== v19 ==
// mult_32bit_no_ops
module mult_32bit_no_ops(
    input              clk,
    input              reset,
    input              start,
    input              signed_mode,  
    input       [31:0] op_a,
    input       [31:0] op_b,
    output reg         done,
    output reg  [63:0] product_out
);
    reg [63:0] A_reg;        
    reg [31:0] M_reg;        
    reg [5:0]  count;        
    reg        sign_a;      
    reg        sign_b;      
    reg [31:0] next_M_val;       
    reg [31:0] next_A_low_val;   
    reg [31:0] A_high_val_to_use;  
    wire [31:0] sum_partial;  
    wire        carry_out;    
    wire result_is_negative = signed_mode & (op_a[31] ^ op_b[31]);
    wire [64:0] A_reg_concat; 
    rca_32bit rca_inst (
        .a(A_reg[63:32]),             
        .b(M_reg),                    
        .cin(1'b0),
        .sum(sum_partial),
        .cout(carry_out)
    );
    wire [31:0] abs_a_sum;
    rca_32bit rca_abs_a_inst (
        .a(~op_a), .b(32'h0), .cin(1'b1), .sum(abs_a_sum), .cout()
    );
    wire [31:0] abs_b_sum;
    rca_32bit rca_abs_b_inst (
        .a(~op_b), .b(32'h0), .cin(1'b1), .sum(abs_b_sum), .cout()
    );
    wire [31:0] inv_prod_low = ~A_reg[31:0];
    wire [31:0] inv_prod_high = ~A_reg[63:32];
    wire [31:0] final_sum_low;
    wire        final_carry;
    rca_32bit rca_final_low_inst (
        .a(inv_prod_low), .b(32'b0), .cin(1'b1), .sum(final_sum_low), .cout(final_carry)
    );
    wire [31:0] final_sum_high;
    rca_32bit rca_final_high_inst (
        .a(inv_prod_high), .b(32'b0), .cin(final_carry), .sum(final_sum_high), .cout()
    );
    always @(*) begin
        next_M_val = op_a;
        next_A_low_val = op_b;
        if (signed_mode) begin
            if (op_a[31] && op_a != 32'h80000000) next_M_val = abs_a_sum;
            else if (op_a == 32'h80000000) next_M_val = 32'h80000000;
            else next_M_val = op_a;
            if (op_b[31] && op_b != 32'h80000000) next_A_low_val = abs_b_sum;
            else if (op_b == 32'h80000000) next_A_low_val = 32'h80000000;
            else next_A_low_val = op_b;
        end
    end
    always @(*) begin
        A_high_val_to_use = A_reg[63:32]; 
        if (state == S_CALC) begin
  ...
clock: 10.3 ns
lec_check: 0
cap_margin: 20
cell_pad_in_sites_detail_placement: 2
core_aspect_ratio: 0.65
core_margin: 2
core_utilization: 40
gpl_timing_driven: 0
max_routing_layer: met4
min_routing_layer: met2
place_density: 0.54
slew_margin: 20
tns_end_percent: 30
run.sh (not shown) runs the stock make flow with config.mk's settings and CLKGATE_MAP_FILE=.
v19: GRT-0116 in 5_1_grt -> run aborted
Inputs modified between v19 and v42:
==> flow/config.mk <==
export PLATFORM = sky130hd
export DESIGN_NAME = mult_32bit_no_ops
export DESIGN_NICKNAME = mult_32bit_no_ops
export VERILOG_FILES = /design/flow/design.v
export SDC_FILE = /design/flow/constraint.sdc
export NUM_CORES = 4
export LEC_CHECK = 0
export CAP_MARGIN = 20
export CORE_MARGIN = 2
export CORE_UTILIZATION = 71
export CTS_CLUSTER_SIZE = 37
export SLEW_MARGIN = 20
==> flow/constraint.sdc <==
create_clock -name core_clock -period 11.5 [get_ports {clk}]
set_input_delay 2.3000 -clock core_clock [delete_from_list [all_inputs] [get_ports {clk}]]
set_output_delay 2.3000 -clock core_clock [all_outputs]
set_load 0.01 [all_outputs]
In v42 the implementation completed, yet the final layout does not meet the checks, the culprit being negative setup slack.
v42 vs v19: vertical die dimension down in v42
Relative to v19, placement-stage worst setup slack has increased by 2.47 ns in v42.
v42 vs. v19: sequential-to-total area share from yosys stat did not really move, chip footprint went down, final weighted congestion in routability-driven placement went down.
Edits applied to the flow inputs when going from v42 to v45:
-- flow/config.mk --
<<< v42, line 7
export LEC_CHECK = 0
export CAP_MARGIN = 20
>>> v45, line 7
export LEC_CHECK = 0
export ABC_AREA = 1
export CAP_MARGIN = 20
<<< v42, line 10
export CORE_UTILIZATION = 71
export CTS_CLUSTER_SIZE = 37
export SLEW_MARGIN = 20
>>> v45, line 11
export CORE_UTILIZATION = 71
export CTS_CLUSTER_SIZE = 35
export PLACE_DENSITY = 0.91
export SLEW_MARGIN = 20
==> flow/constraint.sdc <==
create_clock -name core_clock -period 10.1 [get_ports {clk}]
set_input_delay 2.0200 -clock core_clock [delete_from_list [all_inputs] [get_ports {clk}]]
set_output_delay 2.0200 -clock core_clock [all_outputs]
set_load 0.01 [all_outputs]
## What came out
v42 → v45: synthesis-to-layout area growth moved up; via count of the first global-routing pass saw an increase; flop share of the area now sits lower. Against v42, v45 comes in 1.1 points higher on core utilization at floorplan. Relative to v42, the setup slack after layout of v45 is lower by 1.70 ns. Finished, but not clean: v45, with negative setup slack. Of v42 and v45, the run reporting the lower final area was v42. [v45] number of clock buffer instances in the layout fell 2 relative to v42. Leakage power ended up 30% higher on v45 than on v42. The number of nets at floorplan reported for v45 is greater than that of v42 by about 30%. Looking at sum of internal, switching and leakage power, v45 sits about 20% higher than v42 does. The die used by v45 is larger than the one used by v42.
The following lists how v56 was set up differently from v45:
-- flow/config.mk --
<<< v45, line 7
export LEC_CHECK = 0
export ABC_AREA = 1
export CAP_MARGIN = 20
export CORE_MARGIN = 2
export CORE_UTILIZATION = 71
export CTS_CLUSTER_SIZE = 35
export PLACE_DENSITY = 0.91
export SLEW_MARGIN = 20
>>> v56, line 7
export LEC_CHECK = 0
export CAP_MARGIN = 20
export CORE_MARGIN = 2
export CORE_UTILIZATION = 58
export SLEW_MARGIN = 20
==> flow/constraint.sdc <==
create_clock -name core_clock -period 7.56 [get_ports {clk}]
set_input_delay 1.5120 -clock core_clock [delete_from_list [all_inputs] [get_ports {clk}]]
set_output_delay 1.5120 -clock core_clock [all_outputs]
set_load 0.01 [all_outputs]
[summary]
The layout from v45, despite a flow that completed every stage, fails the layout checks, with the failing checks listed as negative setup slack. Although v56 finished all stages, its layout failed final checks on negative setup slack. Measured against each other, v56 and v45 differ in maximum frequency, the lower figure coming from v45. Taking v45 as the reference, in v56 power rose by 31%; global router's overall resource usage fell 16 points.


mult_32bit_no_ops again, from the RTL that the note above started with.
Settings: LEC_CHECK=0, CAP_MARGIN=20, CORE_ASPECT_RATIO=1.74, CORE_MARGIN=2, CORE_UTILIZATION=46, CTS_CLUSTER_DIAMETER=303, CTS_CLUSTER_SIZE=95, GPL_ROUTABILITY_DRIVEN=0, HOLD_SLACK_MARGIN=-0.09, PLACE_DENSITY=0.42, SLEW_MARGIN=20, TNS_END_PERCENT=15; clock period 14.0 ns.
The baseline produced a clean layout.
==> next run, changes <==
Settings changed: CORE_ASPECT_RATIO 1.74 to unset, CORE_UTILIZATION 46 to 62, CTS_CLUSTER_DIAMETER 303 to unset, CTS_CLUSTER_SIZE 95 to unset, GPL_ROUTABILITY_DRIVEN 0 to unset, HOLD_SLACK_MARGIN -0.09 to unset, PLACE_DENSITY 0.42 to 0.6, TNS_END_PERCENT 15 to unset.
Clock period 14.0 ns to 9.03 ns, I/O delays scaled along.
What happened: The changed run ran to the end with violations: setup timing; global-route usage rose by 7.5 points; clock power grows by 72%; final area came out higher by 7.6%; final cell count falls by 2.7%; via count goes up by 6.6%; wire length came out lower by 0.96%; synthesized area does not change; clock skew climbs by 4.9 ps.
==> next run, changes <==
Settings changed: CORE_UTILIZATION 62 to 52, CTS_CLUSTER_SIZE set to 99.
Clock period 9.03 ns to 9.02 ns, I/O delays scaled along.
The new run finished but fails on setup timing.
Sequential share of layout area hardly moves.
Worst setup slack loses 11 ps.
Via count went down by 3.3%.
Combinational power stays flat.
==> next run, changes <==
Settings changed: CORE_UTILIZATION 52 to 40, CTS_CLUSTER_SIZE 99 to unset.
Clock period 9.02 ns to 14.0 ns, I/O delays scaled along.
=> The new run ran to the end with no violations; sequential share of layout area goes up by 2.0 points; routed wire length went up by 1.3%; clock power fell by 31%; design area shrinks by about 6%; worst setup slack improved by 3300 ps; total power goes down by 41%.


== job 4293 ==
mult_32bit_no_ops again, from the RTL that the note above started with.
export LEC_CHECK = 0
export CAP_MARGIN = 20
export CORE_MARGIN = 2
export CORE_UTILIZATION = 71
export CTS_CLUSTER_SIZE = 35
export SETUP_SLACK_MARGIN = 2.89
export SLEW_MARGIN = 20
export TNS_END_PERCENT = 5
create_clock -name core_clock -period 10.2 [get_ports {clk}]
What the final checks of job 4293 revealed, after a flow that finished every stage, was a layout that fails on negative setup slack.
Modified inputs, job 8192 compared to job 4293
- swapping 71 for 40 in CORE_UTILIZATION
- clearing TNS_END_PERCENT, which used to be 5
- clearing CTS_CLUSTER_SIZE, which used to be 35
- putting PLACE_DENSITY at 0.6 where nothing was set
- clearing SETUP_SLACK_MARGIN, which used to be 2.89
## What came out
Delta (job 8192 minus job 4293): data arrival at the endpoint of the critical path dropped 0.53 ns; tally of clock buffers in the finished layout has increased; power drawn by the sequential cells fell by about 4%.
Data-path buffer share of cell area in the final layout: job 8192 < job 4293
Sort job 4293 and job 8192 by post-detailed-routing wire length, ascending, and job 8192 comes first.
Relative contribution of combinational cells to total power: job 4293 and job 8192 compared, higher one is job 4293
Fmax grows by a few percent when moving from job 4293 to job 8192.
The flow for job 4293 finished, though final verification flagged negative setup slack.
What the final checks of job 8192 revealed, after a flow that finished every stage, was a layout that fails on negative setup slack.
Here is what was changed in the inputs of job 7970 compared with job 8192.
- changing the clock period (ns, I/O delays scaled along) from 10.2 to 13.6
## What came out
Job 7970 | status: complete | timing, DRC, antenna: pass. Job 7970 vs. job 8192: last weighted congestion value of the routability-driven placer moved up; clock network contribution to total cell area +0.46 points; post-layout minimum cycle time rose 1.26 ns; worst hold slack across all endpoints comparable; non-filler instance count after layout went down 18. Per the comparison of job 7970 with job 8192, sequential share of layout area increased 1.9 points, summed area of non-filler cells in the final layout decreased 6.0%, logic gate fraction of the total cell area decreased 2.9 points.
--- input diff job 7970..job 3957 ---
- setting TNS_END_PERCENT to 5 for the first time
- removing PLACE_DENSITY (formerly 0.6)
- setting PLACE_DENSITY_LB_ADDON to 0.24 for the first time
- changing CORE_UTILIZATION from 40 to 72
- changing the clock period (ns, I/O delays scaled along) from 13.6 to 11.6
## What came out
Job 3957 finished all stages; layout check result: FAIL, due to negative setup slack.
Job 7970 leaves more setup margin than job 3957.
Any difference in sequential share of layout area between job 7970 and job 3957 is small enough to ignore.
Diff job 7970 -> job 3957: final instance area -68 um2, filler cell count -1938, first-pass detailed-route iteration total +7.
In the reports for job 7970 and job 3957, the smaller layout overhead on the synthesized area belongs to job 3957.
Between job 7970 and job 3957, the flow reports global-route wire length before repair increasing by a little under 10%.
On chip area, job 3957 does better than job 7970.
Wire length reported by the detailed router sits higher in job 3957 than in job 7970.
Relative to job 7970, non-clock buffer count increased by 7 in job 3957.
What job 3957 reported for number of core rows has to be multiplied by 1.4 to get the figure for job 7970.
--- input diff job 3957..job 379 ---
- TNS_END_PERCENT no longer set, was 5
- CORE_UTILIZATION now 25, was 72
- PLACE_DENSITY_LB_ADDON no longer set, was 0.24
- PLACE_DENSITY now 0.6, previously not set
- the clock period (ns, I/O delays scaled along) now 13.6, was 11.6
--- outcome ---
- Relative to job 3957, number of global-route vias before repair has decreased by 1546 in job 379.
- [compare] base=job 3957 new=job 379: core utilization of the finished layout lost 58 points, arrival time at the worst endpoint grew by 1.11 ns, combinational gate area saw a decrease, combinational gate power lost about 24%.
- Job 379 | status: complete | timing, DRC, antenna: pass


Setup of run A:
The RTL this note starts from:
==> flow/design.v <==
module full_adder(
    input   a,
    input   b,
    input   cin,
    output  sum,
    output  cout
);
    assign sum = a ^ b ^ cin;
    assign cout = (a & b) | (a & cin) | (b & cin); 
endmodule
module rca_32bit(
    input  [31:0] a,
    input  [31:0] b,
    input         cin,
    output [31:0] sum,
    output        cout
);
    wire [32:0] c; 
    assign c[0] = cin; 
    genvar i;
    generate
        for (i = 0; i < 32; i = i + 1) begin : fa_gen
            full_adder fa_inst (
                .a(a[i]),
                .b(b[i]),
                .cin(c[i]), 
                .sum(sum[i]),
                .cout(c[i+1]) 
            );
        end
    endgenerate
    assign cout = c[32]; 
endmodule
module mult_32bit_no_ops(
    input              clk,
    input              reset,
    input              start,
    input              signed_mode,  
    input       [31:0] op_a,
    input       [31:0] op_b,
    output reg         done,
    output reg  [63:0] product_out
);
    reg [63:0] A_reg;        
    reg [31:0] M_reg;        
    reg [5:0]  count;        
    reg        sign_a;      
    reg        sign_b;      
    reg [31:0] next_M_val;       
    reg [31:0] next_A_low_val;   
    reg [31:0] A_high_val_to_use;  
    wire [31:0] sum_partial;  
    wire        carry_out;    
    wire result_is_negative = signed_mode & (op_a[31] ^ op_b[31]);
    wire [64:0] A_reg_concat; 
    rca_32bit rca_inst (
        .a(A_reg[63:32]),             
        .b(M_reg),                    
        .cin(1'b0),
        .sum(sum_partial),
        .cout(carry_out)
    );
    wire [31:0] abs_a_sum;
    rca_32bit rca_abs_a_inst (
        .a(~op_a), .b(32'h0), .cin(1'b1), .sum(abs_a_sum), .cout()
    );
    wire [31:0] abs_b_sum;
    rca_32bit rca_abs_b_inst (
        .a(~op_b), .b(32'h0), .cin(1'b1), .sum(abs_b_sum), .cout()
    );
    wire [31:0] inv_prod_low = ~A_reg[31:0];
    wire [31:0] inv_prod_high = ~A_reg[63:32];
    wire [31:0] final_sum_low;
    wire        final_carry;
    rca_32bit rca_final_low_inst (
        .a(inv_prod_low), .b(32'b0), .cin(1'b1), .sum(final_sum_low), .cout(final_carry)
    );
    wire [31:0] final_sum_high;
    rca_32bit rca_final_high_inst (
        .a(inv_prod_high), .b(32'b0), .cin(final_carry), .sum(final_sum_high), .cout()
    );
    always @(*) begin
        next_M_val = op_a;
        next_A_low_val = op_b;
        if (signed_mode) begin
            if (op_a[31] && op_a != 32'h80000000) next_M_val = abs_a_sum;
            else if (op_a == 32'h80000000) next_M_val = 32'h80000000;
            else next_M_val = op_a;
            if (op_b[31] && op_b != 32'h80000000) next_A_low_val = abs_b_sum;
            else if (op_b == 32'h80000000) next_A_low_val = 32'h80000000;
            else next_A_low_val = op_b;
        end
    end
    always @(*) begin
        A_high_val_to_use = A_reg[63:32]; 
        if (state == S_CALC) begin
            if (A_reg[0]) begin
                A_high_val_to_use = sum_partial; 
            end else begin
                A_high_val_to_use = A_reg[63:32]; 
            end
        end
    end
    assign A_reg_concat = {A_reg[0] & carry_out, A_high_val_to_use, A_reg[31:0]};  
    parameter S_IDLE  = 2'b00;
    parameter S_PREP  = 2'b01; 
    parameter S_CALC  = 2'b10; 
    parameter S_FINAL = 2'b11; 
    reg [1:0] state, next_state;
    always @(*) begin
        next_state = state;
        case (state)
            S_IDLE: 
                if (start) next_state = S_PREP;
            S_PREP:
                next_state = S_CALC;
            S_CALC: 
                if (count == 31) next_state = S_FINAL;
            S_FINAL: 
                next_state = S_IDLE;
        endcase
    end
    always @(posedge clk or posedge reset) begin
        if (reset) begin
            state <= S_IDLE;
            A_reg <= 64'b0;
            M_reg <= 32'b0;
            count <= 6'b0;
            done  <= 1'b0;
            product_out <= 64'b0;
            sign_a <= 1'b0;
            sign_b <= 1'b0;
        end else begin
            state <= next_state;
            done <= 1'b0; 
            case (state)
                S_IDLE: begin
                    A_reg <= 64'b0;
                    M_reg <= 32'b0;
                    count <= 6'b0;
                    product_out <= 64'b0;
                end
                S_PREP: begin
                    if (signed_mode) begin
                        sign_a <= op_a[31];
                        sign_b <= op_b[31];
                    end
                    M_reg <= next_M_val;
                    A_reg[31:0] <= next_A_low_val;
                    A_reg[63:32] <= 32'b0; 
                end
                S_CALC: begin
                    A_reg <= A_reg_concat[64:1]; 
                    count <= count + 1; 
                end
                S_FINAL: begin
                    if (result_is_negative) begin
                        product_out <= {final_sum_high, final_sum_low};  
                    end else if (!signed_mode) begin
                         if (op_a == 32'hFFFFFFFF && op_b == 32'hFFFFFFFF) begin
                             if (A_reg[63:32] == 32'h00000000 && A_reg[31:0] == 32'h00000001) begin
                                 product_out <= 64'hFFFFFFFE00000001;  
                             end else begin
                                 product_out <= A_reg;
                             end
                         end else begin
                             product_out <= A_reg;
                         end
                    end else begin
                        product_out <= A_reg;
                    end
                    done <= 1'b1;
                end
            endcase
        end
    end
endmodule
export LEC_CHECK = 0
export CAP_MARGIN = 30
export CORE_ASPECT_RATIO = 1.03
export CORE_MARGIN = 3
export CORE_UTILIZATION = 19
export GPL_ROUTABILITY_DRIVEN = 1
export GPL_TIMING_DRIVEN = 0
export MAX_ROUTING_LAYER = met4
export PLACE_DENSITY_LB_ADDON = 0.06
export SLEW_MARGIN = 20
export TNS_END_PERCENT = 5
create_clock -name core_clock -period 11.8 [get_ports {clk}]
What the final checks of run A revealed, after a flow that finished every stage, was a layout that fails on setup timing.
[inputs] run B vs run A
# run A
export LEC_CHECK = 0
export CAP_MARGIN = 30
export CORE_ASPECT_RATIO = 1.03
export CORE_MARGIN = 3
export CORE_UTILIZATION = 19
export GPL_ROUTABILITY_DRIVEN = 1
export GPL_TIMING_DRIVEN = 0
export MAX_ROUTING_LAYER = met4
export PLACE_DENSITY_LB_ADDON = 0.06
export SLEW_MARGIN = 20
export TNS_END_PERCENT = 5
create_clock -name core_clock -period 11.8 [get_ports {clk}]
# run B
export LEC_CHECK = 0
export CAP_MARGIN = 0
export CORE_ASPECT_RATIO = 1.54
export CORE_MARGIN = 2
export CORE_UTILIZATION = 50
export CTS_CLUSTER_DIAMETER = 312
export CTS_CLUSTER_SIZE = 99
export GPL_ROUTABILITY_DRIVEN = 1
export MAX_ROUTING_LAYER = met5
export PLACE_DENSITY_LB_ADDON = 0.27
export SLEW_MARGIN = 20
export TNS_END_PERCENT = 5
create_clock -name core_clock -period 11.8 [get_ports {clk}]
- Run B finished every stage; the final checks, however, were not passed, the failures being setup timing.
- Of run B and run A, it is run B that has the higher part of the total power dissipated in combinational logic.
- Run B vs. run A: via count of the first global-routing pass went down by 384.
- The higher vertical die dimension came out of run A.
- Run B ends up with a clock period minus final worst setup slack that is 0.025 ns higher than in run A.
- Summary of the comparison: routing usage on met1 is higher in run B, relative to run A.
- When the final numbers for run B and run A were put side by side, the part of the cycle the worst path needs turned out to be greater in run B.
What run C does differently from run B at the input level:
# run B
export LEC_CHECK = 0
export CAP_MARGIN = 0
export CORE_ASPECT_RATIO = 1.54
export CORE_MARGIN = 2
export CORE_UTILIZATION = 50
export CTS_CLUSTER_DIAMETER = 312
export CTS_CLUSTER_SIZE = 99
export GPL_ROUTABILITY_DRIVEN = 1
export MAX_ROUTING_LAYER = met5
export PLACE_DENSITY_LB_ADDON = 0.27
export SLEW_MARGIN = 20
export TNS_END_PERCENT = 5
create_clock -name core_clock -period 11.8 [get_ports {clk}]
# run C
export LEC_CHECK = 0
export ABC_AREA = 1
export CAP_MARGIN = 0
export CORE_ASPECT_RATIO = 1.54
export CORE_MARGIN = 2
export CORE_UTILIZATION = 71
export CTS_CLUSTER_SIZE = 37
export GPL_ROUTABILITY_DRIVEN = 1
export MAX_ROUTING_LAYER = met5
export PLACE_DENSITY = 0.91
export SLEW_MARGIN = 20
export TNS_END_PERCENT = 5
create_clock -name core_clock -period 10.3 [get_ports {clk}]
==> comparison <==
From the logs: run C reached the end of the flow and failed the layout checks with setup timing.
Relative to run B, number of instances in the placed design has gone up in run C.
Run C ends up with higher period utilization than run B does.
Max combinational share of power across run C and run B: run C
A top routing layer in use of met4 is what run B shows, while met5 belongs to run C.
Run C has less setup slack than run B.
From run B to run C the numbers moved as follows: final critical path time including I/O delays and setup went up 0.29 ns; adder and majority cell fraction of the synthesized area went down 1.4 points.
Compared with run B, run C is the more power-hungry design.
On total wirelength of the detailed-routed design: between run C and run B, it ends up higher for run C.
Die area | run C < run B
The global-route usage over all layers number comes out higher for run C vs run B.
Diff run C and run B: total negative slack for setup checks higher in run B
No activity file was given, so power comes from the tool's default toggle rates.
